==> v24: inputs <==
==> flow/design.v <==
module JAM (
input CLK,
input RST,
output reg [2:0] W,
output reg [2:0] J,
input [6:0] Cost,
output reg [3:0] MatchCount,
output reg [9:0] MinCost,
output reg Valid );
reg [5:0]state;
reg [2:0]num[0:7];
reg [4:0]ix;
reg [9:0]tempCost;
reg [4:0]changePoint;
reg [4:0]n;
reg [4:0]max_min_pos;
reg [4:0]max_min_value;
always @(posedge CLK or posedge RST) 
begin
    if(RST)
    begin
		  W <= 0;
		  J <= 0;
		  Valid <= 0;
		  num[0] <= 0;
		  num[1] <= 1;
		  num[2] <= 2;
		  num[3] <= 3;
		  num[4] <= 4;
		  num[5] <= 5;
		  num[6] <= 6;
		  num[7] <= 7;
		  state <= 0;
		  ix <= 1;
		  tempCost <= 0;
		  MatchCount <= 0;
		  MinCost <= 1023;
		  changePoint <= 0;
		  n <= 10;
		  max_min_pos <= 0;
		  max_min_value <= 10;
    end
    else 
    begin
		case(state)
			5'd0:
			begin
				if(ix > 8)
				begin
					if(tempCost < MinCost)
					begin
						MatchCount <= 1;
						MinCost <= tempCost;
					end
					else if(tempCost == MinCost)
					begin
						MatchCount <= MatchCount + 1;
					end
					ix <= 1;
					tempCost <= 0;
					state <= 1;
				end
				else if(ix == 8)
				begin
					tempCost <= tempCost + Cost;
					ix <= ix + 1;
				end
				else
				begin
					tempCost <= tempCost + Cost;
					W <= ix;
					J <= num[ix];
					ix <= ix + 1;
				end
			end
			5'd1:
			begin
				if(num[7] > num[6])
				begin
					num[6] <= num[7];
					num[7] <= num[6];
					state <= 0;
					W <= 0;
					J <= num[0];
				end
				else if(num[6] > num[5])
				begin
					 if(num[7] > num[5] && num[7] < num[6])
					 begin
						num[7] <= num[6];
						num[5] <= num[7];
						num[6] <= num[5];
						state <= 0;
						W <= 0;
						J <= num[0];
					 end
					 else
					 begin
						num[5] <= num[6];
						num[6] <= num[7];
						num[7] <= num[5];
						state <= 0;
						W <= 0;
						J <= num[0];
					 end
				end
				else if(num[5] > num[4])
				begin
						if(num[6] < num[4] && ((num[7] < num[4]) || num[5] < num[7]) )
						begin
							num[4] <= num[5];
							num[5] <= num[7];
							num[7] <= num[4];
						end
						else if(num[6] > num[4] && num[5] > num[6] && num[7] < num[4])
						begin
							num[4] <= num[6];
							num[5] <= num[7];
							num[6] <= num[4];
							num[7] <= num[5];
						end
						else if(num[7] > num[4] && num[7] < num[6] && num[7] < num[5])
						begin
							num[4] <= num[7];
							num[5] <= num[4];
							num[7] <= num[5];
						end
						state <= 0;
						W <= 0;
						J <= num[0];
				end
				else if(num[4] > num[3])
				begin
					changePoint <= 3;
					state <= 2;
					n <= 4;
				end
				else if(num[3] > num[2])
				begin
					changePoint <= 2;
					state <= 2;
					n <= 3;
				end
				else if(num[2] > num[1])
				begin
					changePoint <= 1;
					state <= 2;
					n <= 2;
				end
				else if(num[1] > num[0])
				begin
					changePoint <= 0;
					state <= 2;
					n <= 1;
				end
				else
					state <= 4;
			end
			5'd2:
			begin
				if(n >= 8)
				begin
					num[changePoint] <= num[max_min_pos];
					num[max_min_pos] <= num[changePoint];
					state <= 3;
					max_min_value <= 10;
				end
				else
				begin
					if(num[n] > num[changePoint] && num[n] < max_min_value)
					begin
						max_min_pos <= n;
						max_min_value <= num[n];
					end
					n <= n + 1;
				end
			end
			5'd3:
			begin
				if(changePoint == 4)
				begin
					num[5] <= num[7];
					num[7] <= num[5];
				end
				else if(changePoint == 3)
				begin
					num[4] <= num[7];
					num[5] <= num[6];
					num[6] <= num[5];
					num[7] <= num[4];
				end
				else if(changePoint == 2)
				begin
					num[3] <= num[7];
					num[4] <= num[6];
					num[6] <= num[4];
					num[7] <= num[3];
				end
				else if(changePoint == 1)
				begin
					num[2] <= num[7];
					num[3] <= num[6];
					num[4] <= num[5];
					num[5] <= num[4];
					num[6] <= num[3];
					num[7] <= num[2];
				end
				else if(changePoint == 0)
				begin
					num[1] <= num[7];
					num[2] <= num[6];
					num[3] <= num[5];
					num[5] <= num[3];
					num[6] <= num[2];
					num[7] <= num[1];
				end
					state <= 0;
					W <= 0;
					J <= num[0];
			end
			5'd4:
			begin
				Valid <= 1;
			end
		endcase
    end
end
endmodule
==> flow/run.sh <==
#!/bin/bash
# the make line also repeats each setting of config.mk as NAME=value (left out here)
make -C /OpenROAD-flow-scripts/flow DESIGN_CONFIG=/design/flow/config.mk WORK_HOME=/design/flow/orfs CLKGATE_MAP_FILE= finish
==> flow/config.mk <==
export PLATFORM = sky130hd
export DESIGN_NAME = JAM
export DESIGN_NICKNAME = JAM
export VERILOG_FILES = /design/flow/design.v
export SDC_FILE = /design/flow/constraint.sdc
export NUM_CORES = 4
export LEC_CHECK = 0
export ABC_AREA = 1
export CAP_MARGIN = 5
export CORE_ASPECT_RATIO = 0.9
export CORE_MARGIN = 2
export CORE_UTILIZATION = 72
export CTS_CLUSTER_DIAMETER = 223
export CTS_CLUSTER_SIZE = 100
export SETUP_SLACK_MARGIN = 0.54
export SLEW_MARGIN = 20
export TNS_END_PERCENT = 80
==> flow/constraint.sdc <==
create_clock -name core_clock -period 4.69 [get_ports {CLK}]
set_input_delay 0.9380 -clock core_clock [delete_from_list [all_inputs] [get_ports {CLK}]]
set_output_delay 0.9380 -clock core_clock [all_outputs]
set_load 0.01 [all_outputs]
==> inputs of v18, as changes to v24 <==
Settings changed: ABC_AREA 1 to not set, CAP_MARGIN 5 to 20, CELL_PAD_IN_SITES_GLOBAL_PLACEMENT set to 2, CORE_ASPECT_RATIO 0.9 to 1.04, CORE_UTILIZATION 72 to 40, CTS_CLUSTER_DIAMETER 223 to 367, CTS_CLUSTER_SIZE 100 to 99, PLACE_DENSITY_LB_ADDON set to 0.3, SETUP_SLACK_MARGIN 0.54 to not set, TNS_END_PERCENT 80 to 25.
==> flow/constraint.sdc (replaced) <==
create_clock -name core_clock -period 8.0 [get_ports {CLK}]
set_input_delay 1.6000 -clock core_clock [delete_from_list [all_inputs] [get_ports {CLK}]]
set_output_delay 1.6000 -clock core_clock [all_outputs]
set_load 0.01 [all_outputs]
==> inputs of v22, as changes to v24 <==
Settings changed: CAP_MARGIN 5 to 20, CORE_ASPECT_RATIO 0.9 to not set, CORE_UTILIZATION 72 to 64, CTS_CLUSTER_DIAMETER 223 to 194, SETUP_SLACK_MARGIN 0.54 to not set, TNS_END_PERCENT 80 to 5.
==> flow/constraint.sdc (replaced) <==
create_clock -name core_clock -period 8.0 [get_ports {CLK}]
set_input_delay 1.6000 -clock core_clock [delete_from_list [all_inputs] [get_ports {CLK}]]
set_output_delay 1.6000 -clock core_clock [all_outputs]
set_load 0.01 [all_outputs]
==> notes <==
v18 completed without violations. v24 finished with timing, DRC and antenna clean. v22 produced a clean layout. Against v24, the combinational power of v18 is smaller by 39%. Clock skew, lowest first: v22, v18, v24. Hold slack, lowest first: v22, v18, v24. In area after synthesis, v24 and v22 do not differ. The lowest cell count belongs to v18, the highest to v22.
==> figures <==
Fraction of the core area occupied by cells at floorplan: v22 64.9%; v18 40.4%; v24 74.8%
Status: v22 finished clean; v18 finished clean; v24 finished clean
Clock transition at path regs: v22 60 ps; v18 70 ps; v24 70 ps
Worst hold-check slack: v22 470 ps; v18 471 ps; v24 486 ps
Post-Synthesis Net Count: v22 1,149; v18 917; v24 1,149
Power drawn by the clock network: v22 0.000392 W; v18 0.000418 W; v24 0.000722 W
Top cell type's share of synthesized area: v22 17.4%; v18 18.4%; v24 17.4%
Number of non-filler instances in the completed layout: v22 1,231; v18 1,069; v24 1,214
Shortest period the worst path allows: v22 3180 ps; v18 3880 ps; v24 3080 ps
Wire length on met2: v22 9.64 mm; v18 10.8 mm; v24 9.64 mm
Maximum number of pins on one net before global-route repair: v22 80; v18 80; v24 55
Data required time at the worst endpoint: v22 8240 ps; v18 8230 ps; v24 4920 ps
Power and IR drop assume default switching activity.
